== run 1 ==
// LMFE
module LMFE ( clk, reset, Din, in_en, busy, out_valid, Dout, mem_cen, mem_wen, mem_addr, mem_d, mem_q);
Size in the first run: ~5100 cells after synthesis, about 38000 um2 of cells after synthesis.
Settings: LEC_CHECK=0, ABC_AREA=1, CAP_MARGIN=10, CELL_PAD_IN_SITES_GLOBAL_PLACEMENT=1, CORE_ASPECT_RATIO=1.06, CORE_MARGIN=2, CORE_UTILIZATION=20, CTS_CLUSTER_SIZE=81, GPL_TIMING_DRIVEN=1, MIN_ROUTING_LAYER=met1, PLACE_DENSITY_LB_ADDON=0.06, SLEW_MARGIN=20; clock period 2.81 ns.
run.sh (not shown) runs the stock make flow with config.mk's settings and CLKGATE_MAP_FILE=.
STATUS run=run 1 STAGES=ALL_DONE FINAL_CHECKS=FAILED CAUSE=setup timing
The following lists how run 2 was set up differently from run 1:
- clearing ABC_AREA, which used to be 1
- clearing CORE_ASPECT_RATIO, which used to be 1.06
- clearing CELL_PAD_IN_SITES_GLOBAL_PLACEMENT, which used to be 1
- swapping 20 for 40 in CORE_UTILIZATION
- swapping 10 for 20 in CAP_MARGIN
- clearing CTS_CLUSTER_SIZE, which used to be 81
- clearing MIN_ROUTING_LAYER, which used to be met1
- clearing PLACE_DENSITY_LB_ADDON, which used to be 0.06
- clearing GPL_TIMING_DRIVEN, which used to be 1
- swapping 2.81 for 6.0 in the clock period (ns, I/O delays scaled along)
Findings:
Run 2 finished end to end and its layout was clean on timing, DRC and antenna. Peak per-stage delay on the critical path came out higher on run 2 than on run 1. Global-route usage over all layers in run 2 is 4.8 points higher than in run 1. Run 1 → run 2: clock skew moved down.
#### Input delta (run 3 over run 2)
- a change of CORE_UTILIZATION from 40 to 36
- a change of the clock period (ns, I/O delays scaled along) from 6.0 to 8.77
## What came out
- Of the two values seen for timing endpoint of the critical path, med.list_r[10][5]$_DFFE_PP0P_ was produced by run 2 and med.list_r[10][6]$_DFFE_PP0P_ by run 3.
- Against run 2, run 3 comes in 0.78 ns higher on shortest clock period the worst path allows after layout.
- Transition at the pin with the smallest max-transition slack is higher on run 3
- Taking run 2 as the reference, in run 3 post-route standard cell area excluding fillers decreased by about 0.5% relative to the old numbers; global-route usage decreased by 2.4 points relative to the old numbers; maximum frequency decreased by 16% relative to the old numbers.
For run 4, these inputs were changed with respect to run 3:
- ABC_AREA now 1, previously not set
- CTS_CLUSTER_SIZE now 98, previously not set
- CORE_UTILIZATION now 66, was 36
- the clock period (ns, I/O delays scaled along) now 3.39, was 8.77
Results
Between run 3 and run 4, cell area after synthesis is higher for run 3, run 4 comes in under that.
Compared to run 3, run 4 shows a narrower setup margin.
Run 3 → run 4: placed wire-length estimate +9.3%.
Taking run 3 as the reference, in run 4 wire length the detailed router placed on met1 shrank by 4.4%; post-layout net count up about 20%; final area held; standard cell area after detailed placement fell 0.33%.
What run 5 does differently from run 4 at the input level:
- ABC_AREA no longer set, was 1
- CORE_UTILIZATION now 16, was 66
- CTS_CLUSTER_SIZE no longer set, was 98
- the clock period (ns, I/O delays scaled along) now 4.21, was 3.39
Findings:
Final cell utilization of the core (run 5 over run 4): decrease, 55 points. [compare] base=run 4 new=run 5: final critical delay including setup and external delays picked up an extra 0.70 ns, post-synthesis instance area picked up an extra 360 um2, AND-OR/OR-AND share of the synthesized area lost 6.1 points, final-layout fill cell count picked up an extra 21700, floorplan die height picked up an extra about 100%. Between run 5 and run 4, it is run 5 whose met3 track demand over resource in global routing is lower, by 3.5 points.
For run 6, these inputs were changed with respect to run 5:
- CORE_UTILIZATION: 16 -> 68
- CTS_CLUSTER_DIAMETER: unset -> 371
- the clock period (ns, I/O delays scaled along): 4.21 -> 3.5
Results
Between run 6 and run 5, the antenna diode count is lower for run 6.
When run 6 is set beside run 5, its number of detailed-routing iterations run before antenna repair turns out to be 2 larger.
Taking run 5 as the reference, in run 6 critical path depth now smaller; final routed wire length divided by cell count now larger.
From run 5 to run 6 the numbers moved as follows: cell count fell by about 30%, clock skew fell by 0.024 ns, count of clock-net buffers in the final layout rose by about 15%, detailed-route vias per instance rose by 47%, sum of negative setup slack stayed essentially flat.
Post-layout net count sits higher in run 6 than in run 5.
Run 6 — slew at the pin closest to its max-slew limit 0.070 ns lower, run 5 as reference


Setup of cedar:
LMFE again, from the RTL that the note above started with.
make LEC_CHECK=0 ABC_AREA=1 CAP_MARGIN=10 CELL_PAD_IN_SITES_GLOBAL_PLACEMENT=0 CORE_ASPECT_RATIO=1.06 CORE_MARGIN=2 CORE_UTILIZATION=66 CTS_CLUSTER_SIZE=81 GPL_TIMING_DRIVEN=1 MIN_ROUTING_LAYER=met1 PLACE_DENSITY_LB_ADDON=0.06 SLEW_MARGIN=20 finish   # period 2.1 ns
FAIL cedar @ clock tree synthesis (4_1_cts): tool exited with error
> inputs changed (cedar -> quartz)
Settings: CORE_UTILIZATION changed from 66 to 70; HOLD_SLACK_MARGIN newly set to -0.06; PLACE_DENSITY_LB_ADDON removed (was 0.06); SETUP_SLACK_MARGIN newly set to -0.13; the clock period (ns, I/O delays scaled along) changed from 2.1 to 2.41.
Findings:
quartz | ERROR | global routing (5_1_grt)
Compared quartz vs cedar, and x dimension of the die is down in quartz.
Instance area at placement in quartz is 8.2% lower than in cedar
Comparing cedar against quartz, there is no change at all in xor and xnor fraction of the mapped netlist area.
Per the comparison of quartz with cedar, total instance count after detailed placement decreased by about 8% relative to the old numbers, worst setup slack before clock tree synthesis rose by 0.34 ns.
Changes observed in quartz relative to cedar: placeable core region dropped about 6%; full die area dropped 5.6%.
The detailed-placement wirelength estimate of quartz was superior to that of cedar.
Per the comparison of quartz with cedar, row count decreased by about 3.3% relative to the old numbers, I/O pin count closely matched the old numbers, effective utilization at floorplan increased by 4.4 points relative to the old numbers.
Relative to quartz, the following input files were edited for onyx:
Settings: SETUP_SLACK_MARGIN changed from -0.13 to 0.57; PLACE_DENSITY newly set to 0.62; ABC_AREA removed (was 1); the clock period (ns, I/O delays scaled along) changed from 2.41 to 3.47.
Notes after the runs:
- Seen in the log of quartz: GRT-0232 during global routing (5_1_grt), after which the run never completed.
- onyx did not stop at any stage, and its layout met the timing, design-rule and antenna checks.
- Share of cell area taken by muxes after synthesis, onyx and quartz, higher one = onyx.
- The lower detailed placer's ending HPWL of onyx and quartz is in onyx.
- onyx has vertical extent of the die above what quartz had.
- On fraction of the mapped netlist area in simple logic gates, quartz tracks onyx almost exactly.
- On aoi/oai-family share of the synthesized area: between onyx and quartz, it ends up lower for onyx.
- Between quartz and onyx, synthesized area increased.
Edits applied to the flow inputs when going from onyx to amber:
Settings: putting ABC_AREA at 1 where nothing was set; clearing CELL_PAD_IN_SITES_GLOBAL_PLACEMENT, which used to be 0; putting CTS_CLUSTER_DIAMETER at 371 where nothing was set; clearing PLACE_DENSITY, which used to be 0.62; clearing SETUP_SLACK_MARGIN, which used to be 0.57; clearing CTS_CLUSTER_SIZE, which used to be 81; clearing CORE_ASPECT_RATIO, which used to be 1.06; swapping 10 for 20 in CAP_MARGIN; clearing GPL_TIMING_DRIVEN, which used to be 1; clearing HOLD_SLACK_MARGIN, which used to be -0.06; clearing MIN_ROUTING_LAYER, which used to be met1; swapping 3.47 for 2.82 in the clock period (ns, I/O delays scaled along).
Findings:
- Although amber finished all stages, its layout failed final checks on negative setup slack.
- The worst min-delay path class comes out in -> async in one run and reg -> reg in the other, namely in amber and onyx respectively.
- Delta (amber minus onyx): standard cell core area saw a decrease; worst clock skew climbed 0.0056 ns; tally of nets with antenna violations remaining after routing barely changed; overall via count from detail_route has increased.


## east
Starting RTL as in the previous note.
clock: 3.29 ns
lec_check: 0
abc_area: 1
cap_margin: 15
core_margin: 2
core_utilization: 70
cts_cluster_diameter: 93
hold_slack_margin: 0.3
slew_margin: 20
east closes out successfully: all stages finished, all timing, DRC and antenna checks passed.
What west does differently from east at the input level:
- clearing CTS_CLUSTER_DIAMETER, which used to be 93
- swapping 70 for 65 in CORE_UTILIZATION
- clearing HOLD_SLACK_MARGIN, which used to be 0.3
- clearing ABC_AREA, which used to be 1
- swapping 15 for 20 in CAP_MARGIN
- swapping 3.29 for 3.25 in the clock period (ns, I/O delays scaled along)
### Flow results
- Per the final summary, west finished and its layout is clean on timing, DRC and antenna.
- Taking east as the reference, in west number of hold buffers added after cts closely matched the old numbers; multi-input gate share of total cell area moved up; number of clock buffers in the layout increased about 20%; worst hold slack has remained practically unchanged; post-CTS resize count +6.
- Going from east to west, worst setup skew after layout stayed essentially flat; number of buffers outside the clock class in the layout increased about 28%.


Setup of job 5848:
LMFE again, from the RTL that the note above started with.
make LEC_CHECK=0 CAP_MARGIN=15 CELL_PAD_IN_SITES_GLOBAL_PLACEMENT=1 CORE_ASPECT_RATIO=0.83 CORE_MARGIN=10 CORE_UTILIZATION=26 CTS_CLUSTER_SIZE=36 GPL_ROUTABILITY_DRIVEN=1 HOLD_SLACK_MARGIN=0.19 MAX_ROUTING_LAYER=met4 PLACE_DENSITY_LB_ADDON=0.16 SETUP_SLACK_MARGIN=0.61 SLEW_MARGIN=20 TNS_END_PERCENT=60 finish   # period 6.0 ns
What job 1103 does differently from job 5848 at the input level:
# job 5848
export LEC_CHECK = 0
export CAP_MARGIN = 15
export CELL_PAD_IN_SITES_GLOBAL_PLACEMENT = 1
export CORE_ASPECT_RATIO = 0.83
export CORE_MARGIN = 10
export CORE_UTILIZATION = 26
export CTS_CLUSTER_SIZE = 36
export GPL_ROUTABILITY_DRIVEN = 1
export HOLD_SLACK_MARGIN = 0.19
export MAX_ROUTING_LAYER = met4
export PLACE_DENSITY_LB_ADDON = 0.16
export SETUP_SLACK_MARGIN = 0.61
export SLEW_MARGIN = 20
export TNS_END_PERCENT = 60
create_clock -name core_clock -period 6.0 [get_ports {clk}]
# job 1103
export LEC_CHECK = 0
export CAP_MARGIN = 20
export CELL_PAD_IN_SITES_GLOBAL_PLACEMENT = 3
export CORE_MARGIN = 2
export CORE_UTILIZATION = 40
export GPL_ROUTABILITY_DRIVEN = 0
export MIN_ROUTING_LAYER = met2
export SLEW_MARGIN = 20
create_clock -name core_clock -period 6.0 [get_ports {clk}]
==> results <==
Ran to the end and failed final checks on design-rule violations: job 1103. Wire length per cell, job 1103 and job 5848: higher on job 1103. Job 5848 was routed with fewer vias than job 1103. Job 1103 falls short of job 5848 in slack of the critical path. Global-route usage in job 1103 vs job 5848: up 21 points. Of the two values seen for first element of the critical path, med.in_r[2] was produced by job 5848 and MainCT.getw_counter[2] by job 1103. [compare] base=job 5848 new=job 1103: number of tap cells added at floorplan dropped 681, met1 capacity usage during global routing dropped 24 points.
[inputs] job 9655 vs job 1103
# job 1103
export LEC_CHECK = 0
export CAP_MARGIN = 20
export CELL_PAD_IN_SITES_GLOBAL_PLACEMENT = 3
export CORE_MARGIN = 2
export CORE_UTILIZATION = 40
export GPL_ROUTABILITY_DRIVEN = 0
export MIN_ROUTING_LAYER = met2
export SLEW_MARGIN = 20
create_clock -name core_clock -period 6.0 [get_ports {clk}]
# job 9655
export LEC_CHECK = 0
export CAP_MARGIN = 15
export CELL_PAD_IN_SITES_GLOBAL_PLACEMENT = 1
export CORE_ASPECT_RATIO = 0.83
export CORE_MARGIN = 10
export CORE_UTILIZATION = 40
export CTS_CLUSTER_SIZE = 23
export GPL_ROUTABILITY_DRIVEN = 1
export HOLD_SLACK_MARGIN = -0.06
export MAX_ROUTING_LAYER = met4
export PLACE_DENSITY_LB_ADDON = 0.16
export SETUP_SLACK_MARGIN = 0.61
export SLEW_MARGIN = 20
export TNS_END_PERCENT = 60
create_clock -name core_clock -period 6.0 [get_ports {clk}]
### Flow results
- Job 9655 finished every step from synthesis to the final layout, and the layout passed the timing, design-rule and antenna checks.
- Summary of job 9655 over job 1103: final cell count without fillers dropped about 0.38%, post-synthesis register bit count held.
- Job 9655 ended up with med.list_r[18][6] as its destination of the critical timing path; job 1103 ended up with out_valid.
- Between job 1103 and job 9655, the difference in sequential share of layout area is negligible.
- Between job 1103 and job 9655, the difference in core utilization is negligible.
- Job 1103 ended up with MainCT.getw_counter[2] as its beginning of the critical path; job 9655 ended up with med.in_r[2].


== wip/sierra ==
LMFE again, from the RTL that the note above started with.
Settings: LEC_CHECK=0, CAP_MARGIN=0, CELL_PAD_IN_SITES_DETAIL_PLACEMENT=1, CELL_PAD_IN_SITES_GLOBAL_PLACEMENT=2, CORE_ASPECT_RATIO=1.06, CORE_MARGIN=2, CORE_UTILIZATION=20, CTS_CLUSTER_DIAMETER=77, CTS_CLUSTER_SIZE=81, GPL_TIMING_DRIVEN=0, MIN_ROUTING_LAYER=met2, PLACE_DENSITY_LB_ADDON=0.28, SLEW_MARGIN=40; clock period 2.85 ns.
In wip/sierra the implementation completed, yet the final layout does not meet the checks, the culprit being setup timing.
Modified inputs, wip/indigo compared to wip/sierra
- CAP_MARGIN: 0 -> 10
- CTS_CLUSTER_DIAMETER: 77 -> unset
- GPL_TIMING_DRIVEN: 0 -> 1
- CELL_PAD_IN_SITES_GLOBAL_PLACEMENT: 2 -> 1
- HOLD_SLACK_MARGIN: unset -> -0.06
- CELL_PAD_IN_SITES_DETAIL_PLACEMENT: 1 -> unset
- SLEW_MARGIN: 40 -> 20
- the clock period (ns, I/O delays scaled along): 2.85 -> 4.57
--- outcome ---
wip/indigo ran to completion and came out clean on the timing, design-rule and antenna checks.
Changes observed in wip/indigo relative to wip/sierra: post-layout instance area now smaller, multi-input gate count comparable, worst reg2reg path depth now smaller.
First-pass GRT wire length delta (wip/indigo − wip/sierra): favourable
Across both runs, minimum setup slack among reg-to-reg paths was higher for wip/indigo than for wip/sierra.
wip/sierra reports its classification of the worst-slack hold path as in2reg while wip/indigo reports reg2reg.
On core utilization: between wip/indigo and wip/sierra, it ends up lower for wip/indigo.
Run comparison: wip/indigo worst setup path endpoint MainCT.med_data_r[7]; wip/sierra worst setup path endpoint MainCT.med_data_r[0]
The sequential share of layout area of wip/indigo exceeds that of wip/sierra by 4.4 points.
In the tables for wip/indigo and wip/sierra, worst setup slack reads lower with wip/sierra.
wip/indigo ends up with a via count that is 10% lower than in wip/sierra.
Here is what was changed in the inputs of wip/raven compared with wip/indigo.
- swapping 1 for 0 in CELL_PAD_IN_SITES_GLOBAL_PLACEMENT
- clearing PLACE_DENSITY_LB_ADDON, which used to be 0.28
- putting PLACE_DENSITY at 0.62 where nothing was set
- swapping 20 for 70 in CORE_UTILIZATION
- swapping met2 for met1 in MIN_ROUTING_LAYER
- putting SETUP_SLACK_MARGIN at -0.13 where nothing was set
- putting ABC_AREA at 1 where nothing was set
- swapping 4.57 for 2.35 in the clock period (ns, I/O delays scaled along)
### Flow results
- global routing (5_1_grt): wip/raven exited with error
- The chip width of wip/raven is lower than that of wip/indigo.
- Effective utilization at floorplan sits higher in wip/raven than in wip/indigo.
- wip/indigo -> wip/raven: placement-stage cell area increased by a few percent
- wip/raven vs. wip/indigo: sequential cell area fraction in the yosys report went up by 0.31 points.
- Final weighted congestion of routability-driven global placement ended up about 17% higher on wip/raven than on wip/indigo.
For wip/harbor, these inputs were changed with respect to wip/raven:
- CTS_CLUSTER_SIZE no longer set, was 81
- CTS_CLUSTER_DIAMETER now 93, previously not set
- MIN_ROUTING_LAYER no longer set, was met1
- CELL_PAD_IN_SITES_GLOBAL_PLACEMENT no longer set, was 0
- PLACE_DENSITY no longer set, was 0.62
- CORE_ASPECT_RATIO no longer set, was 1.06
- ABC_AREA no longer set, was 1
- SETUP_SLACK_MARGIN no longer set, was -0.13
- GPL_TIMING_DRIVEN no longer set, was 1
- HOLD_SLACK_MARGIN no longer set, was -0.06
- CAP_MARGIN now 15, was 10
- the clock period (ns, I/O delays scaled along) now 2.91, was 2.35
## What came out
- NOTE: total standard cell area after synthesis in wip/harbor exceeds that of wip/raven
- Placeable core region in wip/harbor is 1.1% higher than in wip/raven
- Taking wip/harbor over wip/raven, the post-CTS setup buffer count ratio works out to 0.12.
- Re horizontal die dimension: wip/harbor and wip/raven aren't equal, and the higher value belongs to wip/harbor.
- Total number of clock tree sinks came out exactly the same in wip/harbor and wip/raven.
- The setup slack after placement of wip/harbor exceeds that of wip/raven by 0.24 ns.
- | wip/harbor | all stages done | FAIL | setup timing |
- wip/harbor — post-synth area from yosys stat 360 um2 higher, wip/raven as reference
- The effective utilization at floorplan of wip/raven and that of wip/harbor are within noise of each other.
- Total cells reported by yosys after synthesis, wip/harbor vs wip/raven: down by more than 10%
- Cmp wip/harbor and wip/raven / total die area / higher: wip/harbor
- The synthesized cell count of wip/harbor is lower than that of wip/raven.
